## div_unit
module div_unit
(
    input  logic        clk,
    input  logic        rst,
    input  logic        issue,           
    input  logic [2:0]  funct3,          
    input  logic [6:0]  opcode,
    input  logic [4:0]  rd,
    input  logic [5:0]  pd,
    input  logic [2:0]  rob_idx,
    input  logic [31:0] pc,
    input  logic [31:0] ps1_value,
    input  logic [31:0] ps2_value,
    output logic        ready,           
    input  logic        cdb_dequeue,     
    output logic        res_valid,
    output logic [4:0]  res_rd,
    output logic [5:0]  res_pd,
    output logic [2:0]  res_rob_idx,
    output logic [31:0] res_value,
    output logic [31:0] res_rs1_value,
    output logic [31:0] res_rs2_value,
    output logic [31:0] res_pc,
    output logic [31:0] res_pc_next,
    output logic [6:0]  res_opcode
);
Size: roughly 2500 cells after synthesis, about 310 I/O pins.
make LEC_CHECK=0 ABC_AREA=1 CAP_MARGIN=0 CELL_PAD_IN_SITES_DETAIL_PLACEMENT=2 CORE_MARGIN=2 CORE_UTILIZATION=62 CTS_CLUSTER_DIAMETER=290 CTS_CLUSTER_SIZE=98 GPL_ROUTABILITY_DRIVEN=0 GPL_TIMING_DRIVEN=0 MAX_ROUTING_LAYER=met4 MIN_ROUTING_LAYER=met2 PLACE_DENSITY_LB_ADDON=0.04 SLEW_MARGIN=20 TNS_END_PERCENT=35 finish   # period 3.93 ns
run.sh (not shown) runs the stock make flow with config.mk's settings and CLKGATE_MAP_FILE=.
The first run aborted during 3_5_place_dp on DPL-0033.
Rerun with:
- ABC_AREA: 1 -> unset
- CAP_MARGIN: 0 -> 20
- CELL_PAD_IN_SITES_DETAIL_PLACEMENT: 2 -> unset
- CORE_UTILIZATION: 62 -> 21
- CTS_CLUSTER_DIAMETER: 290 -> unset
- CTS_CLUSTER_SIZE: 98 -> unset
- GPL_ROUTABILITY_DRIVEN: 0 -> unset
- GPL_TIMING_DRIVEN: 0 -> unset
- MAX_ROUTING_LAYER: met4 -> unset
- MIN_ROUTING_LAYER: met2 -> unset
- PLACE_DENSITY: unset -> 0.6
- PLACE_DENSITY_LB_ADDON: 0.04 -> unset
- TNS_END_PERCENT: 35 -> unset
- clock period: 3.93 -> 5.38 ns (I/O delays scaled with it)
Result: This time the run finished with timing, DRC and antenna clean. Die size went up to 2.6 times its value. Area after synthesis went down by roughly a tenth. Synthesized cell count went down by a quarter to a third.
Rerun with:
- CORE_UTILIZATION: 21 -> 72
- PLACE_DENSITY: 0.6 -> unset
- SETUP_SLACK_MARGIN: unset -> -0.36
- clock period: 5.38 -> 3.7 ns (I/O delays scaled with it)
With this change the flow completed, yet does not pass: setup timing.
Area after synthesis is unchanged.
Global-route usage grows by 40 points.
Sequential share of layout area shrinks by 0.25 points.
Core utilization grows by 66 points.
Cell count shrinks by 21%.
Rerun with:
- ABC_AREA: unset -> 1
- CTS_CLUSTER_DIAMETER: unset -> 364
- CTS_CLUSTER_SIZE: unset -> 95
- PLACE_DENSITY: unset -> 0.36
- SETUP_SLACK_MARGIN: -0.36 -> -0.25
- TNS_END_PERCENT: unset -> 10
- clock period: 3.7 -> 2.56 ns (I/O delays scaled with it)
Effect: The changed run failed in 4_1_cts. Die area climbs by 12%. Synthesized cell count climbs by 48%. Synthesized area climbs by about 12%.
Rerun with:
- ABC_AREA: 1 -> 0
- CORE_UTILIZATION: 72 -> 70
- CTS_CLUSTER_DIAMETER: 364 -> 201
- CTS_CLUSTER_SIZE: 95 -> 36
- HOLD_SLACK_MARGIN: unset -> -0.08
- PLACE_DENSITY: 0.36 -> unset
- SETUP_SLACK_MARGIN: -0.25 -> 0.94
- TNS_END_PERCENT: 10 -> unset
- clock period: 2.56 -> 3.23 ns (I/O delays scaled with it)
=>
- Now the flow aborted during 5_1_grt
- synthesized area falls by roughly a tenth
- die size falls by a little under a tenth
- synthesized cell count falls by a quarter to a third

========
Setup of job 3203:
Starting RTL as in the previous note.
clock: 5.5 ns
lec_check: 0
cap_margin: 35
cell_pad_in_sites_global_placement: 3
core_margin: 2
core_utilization: 40
cts_cluster_diameter: 305
max_routing_layer: met4
place_density: 0.6
slew_margin: 0
Input changes introduced in job 6605 (baseline for comparison: job 3203):
- setting SETUP_SLACK_MARGIN to -0.36 for the first time
- changing CORE_UTILIZATION from 40 to 72
- removing PLACE_DENSITY (formerly 0.6)
- removing CELL_PAD_IN_SITES_GLOBAL_PLACEMENT (formerly 3)
- changing CAP_MARGIN from 35 to 10
- changing SLEW_MARGIN from 0 to 20
- removing CTS_CLUSTER_DIAMETER (formerly 305)
- removing MAX_ROUTING_LAYER (formerly met4)
- changing the clock period (ns, I/O delays scaled along) from 5.5 to 3.59
==> results <==
- Job 6605 terminated abnormally: global routing reported ODB-0269.
- Diff job 3203 -> job 6605 | chip width | down by more than 10%
- Final weighted congestion in routability-driven placement up 25% in job 6605 wrt job 3203
- Compared to job 3203, job 6605 has total half-perimeter wirelength after legalization and detailed placement 530 µm higher.
- Number of post-CTS setup repair buffers for job 6605: 8 up relative to job 3203
- Die footprint shrinks by more than a quarter when moving from job 3203 to job 6605.
- On post-synthesis share of cell area spent on and-or and or-and gates, job 6605 and job 3203 are neck and neck.
- The final reports for job 6605 and job 3203 show post-detailed-placement cell area higher in the former.
Input changes introduced in job 3020 (baseline for comparison: job 6605):
- clearing SETUP_SLACK_MARGIN, which used to be -0.36
- swapping 10 for 20 in CAP_MARGIN
- swapping 72 for 64 in CORE_UTILIZATION
- swapping 3.59 for 3.72 in the clock period (ns, I/O delays scaled along)
==> results <==
Relative to job 6605, job 3020 degrades overall chip area.
Fraction of synthesis flops using an asynchronous set or reset pin: job 6605 vs job 3020 identical
Job 6605 -> job 3020: maximum count of clock buffers along a single path delta 0, exact match
Row number of post-CTS setup repair buffers: job 3020 higher / job 6605 lower
[flow] job 3020 | stages: complete | final checks: fail | reason: negative setup slack
In the metrics for job 6605 and job 3020, the one carrying the lower estimated wirelength of the detail-placed design is job 3020.
Job 3020 ends up with higher chip width than job 6605 does.
Against job 6605, number of core rows in job 3020 rose by a few percent.
Here is what was changed in the inputs of job 8974 compared with job 3020.
- CTS_CLUSTER_SIZE now 37, previously not set
- HOLD_SLACK_MARGIN now 0.29, previously not set
- CORE_UTILIZATION now 70, was 64
- SETUP_SLACK_MARGIN now 0.92, previously not set
- ABC_AREA now 1, previously not set
- the clock period (ns, I/O delays scaled along) now 3.1, was 3.72
## What came out
No final results exist for job 8974, since it was stopped by error GRT-0116 during global routing.
Job 8974 vs job 3020 — die area climbed by a few percent
Synthesized cell count (job 8974 over job 3020): increase, 823
Placement-stage worst setup slack in job 8974 is 720 ps higher than in job 3020
Compared with job 3020, job 8974 shows height of the die that has gone up slightly.
The lower synthesized chip area reported by yosys of job 3020 and job 8974 is in job 3020.
HPWL after detailed placement in job 8974 vs job 3020: up about 17%
